==> run H <==
==> flow/design.v <==
module alu(alu_out, multiply_top_in, divide_top_in, multiplicand_or_divider_in, sel);  
    input [64:0] multiply_top_in;  
    input [64:0] divide_top_in;  
    input [64:0] multiplicand_or_divider_in;  
    input sel;  
    output [64:0] alu_out;  
    wire [64:0] sum;  
    wire [64:0] diff;  
    assign sum = multiplicand_or_divider_in + multiply_top_in;
    assign diff = divide_top_in - multiplicand_or_divider_in;
    assign alu_out = sel ? sum : diff;
endmodule
module control(clk, reset, start, m_d, data_in, alu_sel, ready, wr, initial_wr, sh_right, sh_left);  
    input clk, reset, start, m_d;  
    input [1:0] data_in;  
    output ready, wr, initial_wr, sh_right, sh_left, alu_sel;  
    wire ready_check;
    wire wr_check;
    wire initial_wr_check;
    wire sh_right_check;
    wire sh_left_check;
    wire mul_wr;
    wire div_wr;
    reg [1:0] state;
    reg [9:0] counter;
    always @(posedge clk) begin
        if (reset) begin  
            state <= 2'd0;
            counter <= 10'd0;
        end
        else begin  
            case (state)  
                2'b00: begin  
                    if (start == 1) state <= 2'b01;  
                end
                2'b01: begin  
                    counter <= 0;  
                    state <= 2'b10;  
                end
                2'b10: begin  
                    if (counter == 63) state <= 2'b00;  
                    counter <= counter + 1;  
                end
            endcase
        end
    end
    assign alu_sel = m_d;  
    assign mul_wr = data_in[0] && m_d;  
    assign div_wr = !(data_in[1] || m_d);  
    assign wr_check = (state == 2'b10) && (mul_wr || div_wr);  
    assign wr = wr_check ? 1 : 0;  
    assign initial_wr_check = (state == 2'b01);  
    assign initial_wr = initial_wr_check ? 1 : 0;  
    assign sh_right_check = (state == 2'b10) && m_d;  
    assign sh_right = sh_right_check ? 1 : 0;  
    assign sh_left_check = (state == 2'b10) && (!m_d);  
    assign sh_left = sh_left_check ? 1 : 0;  
    assign ready_check = (state == 2'b00);  
    assign ready = ready_check ? 1 : 0;  
endmodule
module multiplicand_n_divider_register(clk, reset, data_in, data_out);
    input [63:0] data_in;  
    input clk, reset;  
    output [63:0] data_out;  
    reg [63:0] mul_div_reg;  
    always @(posedge clk) begin
        if (reset)  
            mul_div_reg <= 64'd0;  
        else 
            mul_div_reg <= data_in;  
    end
    assign data_out = mul_div_reg;
endmodule
module result_register(clk, reset, data_in, wr, initial_data_in, initial_wr, sh_right, sh_left, result);
    input [64:0] data_in;  
    input [63:0] initial_data_in;  
    input clk, reset, wr, initial_wr, sh_right, sh_left;  
    output [128:0] result;  
    reg [128:0] result_reg;  
    always @(posedge clk) begin
        if (reset)  
            result_reg <= 129'd0;  
        else begin
            if (initial_wr == 1)  
                result_reg <= {65'd0, initial_data_in};  
            else begin
                if (wr && sh_right)  
                    result_reg <= {1'd0, data_in, result_reg[63:1]}; 
                else if (wr && sh_left)  
                    result_reg <= {data_in, result_reg[62:0], 1'b1};
                else if (sh_right)  
                    result_reg <= {1'd0, result_reg[128:1]};
                else if (sh_left)  
                    result_reg <= {result_reg[127:0], 1'b0};
            end
        end
    end
    assign result = result_reg;
endmodule
module multiply_n_divide_top(clk, reset, a_in, b_in, m_d, start, result, ready);
    input [63:0] a_in, b_in;  
    input clk, reset, start, m_d;  
    output ready;  
    output [128:0] result;  
    wire [63:0] mul_div_reg_out;  
    wire [64:0] alu_out;  
    wire [128:0] res_reg_out;  
    wire control_wr;  
    wire control_initial_wr;  
    wire control_sh_right;  
    wire control_alu_sel;  
    wire control_sh_left;  
    multiplicand_n_divider_register mndr1(
        .clk(clk),
        .reset(reset),
        .data_in(b_in),
        .data_out(mul_div_reg_out)
    );
    alu alu1(
        .multiply_top_in(res_reg_out[128:64]),
        .divide_top_in(res_reg_out[127:63]),
        .multiplicand_or_divider_in({1'b0,mul_div_reg_out}),
        .sel(control_alu_sel),
        .alu_out(alu_out)
    );
    result_register resr1(
        .clk(clk),
        .reset(reset),
        .data_in(alu_out),
        .wr(control_wr),
        .initial_data_in(a_in),
        .initial_wr(control_initial_wr),
        .sh_right(control_sh_right),
        .sh_left(control_sh_left),
        .result(res_reg_out)
    );
    control cu1(
        .clk(clk),
        .reset(reset),
        .start(start),
        .m_d(m_d),
        .data_in({alu_out[64], res_reg_out[0]}),
        .alu_sel(control_alu_sel),
        .ready(ready),
        .wr(control_wr),
        .initial_wr(control_initial_wr),
        .sh_right(control_sh_right),
        .sh_left(control_sh_left)
    );
    assign result = res_reg_out;
endmodule
==> flow/run.sh <==
#!/bin/bash
# the make line also repeats each setting of config.mk as NAME=value (left out here)
make -C /OpenROAD-flow-scripts/flow DESIGN_CONFIG=/design/flow/config.mk WORK_HOME=/design/flow/orfs CLKGATE_MAP_FILE= finish
==> flow/config.mk <==
export PLATFORM = sky130hd
export DESIGN_NAME = multiply_n_divide_top
export DESIGN_NICKNAME = multiply_n_divide_top
export VERILOG_FILES = /design/flow/design.v
export SDC_FILE = /design/flow/constraint.sdc
export NUM_CORES = 4
export LEC_CHECK = 0
export ABC_AREA = 1
export CAP_MARGIN = 20
export CELL_PAD_IN_SITES_DETAIL_PLACEMENT = 1
export CORE_MARGIN = 10
export CORE_UTILIZATION = 40
export GPL_TIMING_DRIVEN = 0
export HOLD_SLACK_MARGIN = 0.26
export MAX_ROUTING_LAYER = met4
export SETUP_SLACK_MARGIN = 0.95
export SLEW_MARGIN = 20
export TNS_END_PERCENT = 45
==> flow/constraint.sdc <==
create_clock -name core_clock -period 4.5 [get_ports {clk}]
set_input_delay 0.9000 -clock core_clock [delete_from_list [all_inputs] [get_ports {clk}]]
set_output_delay 0.9000 -clock core_clock [all_outputs]
set_load 0.01 [all_outputs]
==> run Y (differences from run H) <==
==> flow/config.mk (replaced) <==
export PLATFORM = sky130hd
export DESIGN_NAME = multiply_n_divide_top
export DESIGN_NICKNAME = multiply_n_divide_top
export VERILOG_FILES = /design/flow/design.v
export SDC_FILE = /design/flow/constraint.sdc
export NUM_CORES = 4
export LEC_CHECK = 0
export CAP_MARGIN = 20
export CORE_MARGIN = 2
export CORE_UTILIZATION = 72
export CTS_CLUSTER_DIAMETER = 203
export SETUP_SLACK_MARGIN = 0.27
export SLEW_MARGIN = 20
==> flow/constraint.sdc (replaced) <==
create_clock -name core_clock -period 3.89 [get_ports {clk}]
set_input_delay 0.7780 -clock core_clock [delete_from_list [all_inputs] [get_ports {clk}]]
set_output_delay 0.7780 -clock core_clock [all_outputs]
set_load 0.01 [all_outputs]
==> results <==
item                                                                                 run Y                     run H
Result of the run                                                           finished clean            finished clean
Final net count                                                                      2,817                     4,642
PnR Total Power                                                                    7550 µW                   6820 µW
Capture point of the worst path                                      resr1.result_reg[107]     resr1.result_reg[103]
Xor+xnor area frac                                                                  0.0555                   0.00566
Inverters excl. clock                                                                   93                       777
Synth Area per Inst                                                               7.48 µm²                  5.29 µm²
Worst-skew pair later-pin latency                                                  0.57 ns                   0.60 ns
Most frequent cell after synthesis                                sky130_fd_sc_hd__a21oi_1  sky130_fd_sc_hd__nand2_1
Number of DRC markers after the initial detailed-route iteration                     3,918                     2,893
Final Cell Area                                                                 21,900 µm²                26,000 µm²
Comb. cell area                                                                 12,800 µm²                14,200 µm²
Rows                                                                                    57                        85
Power and IR drop assume default switching activity.
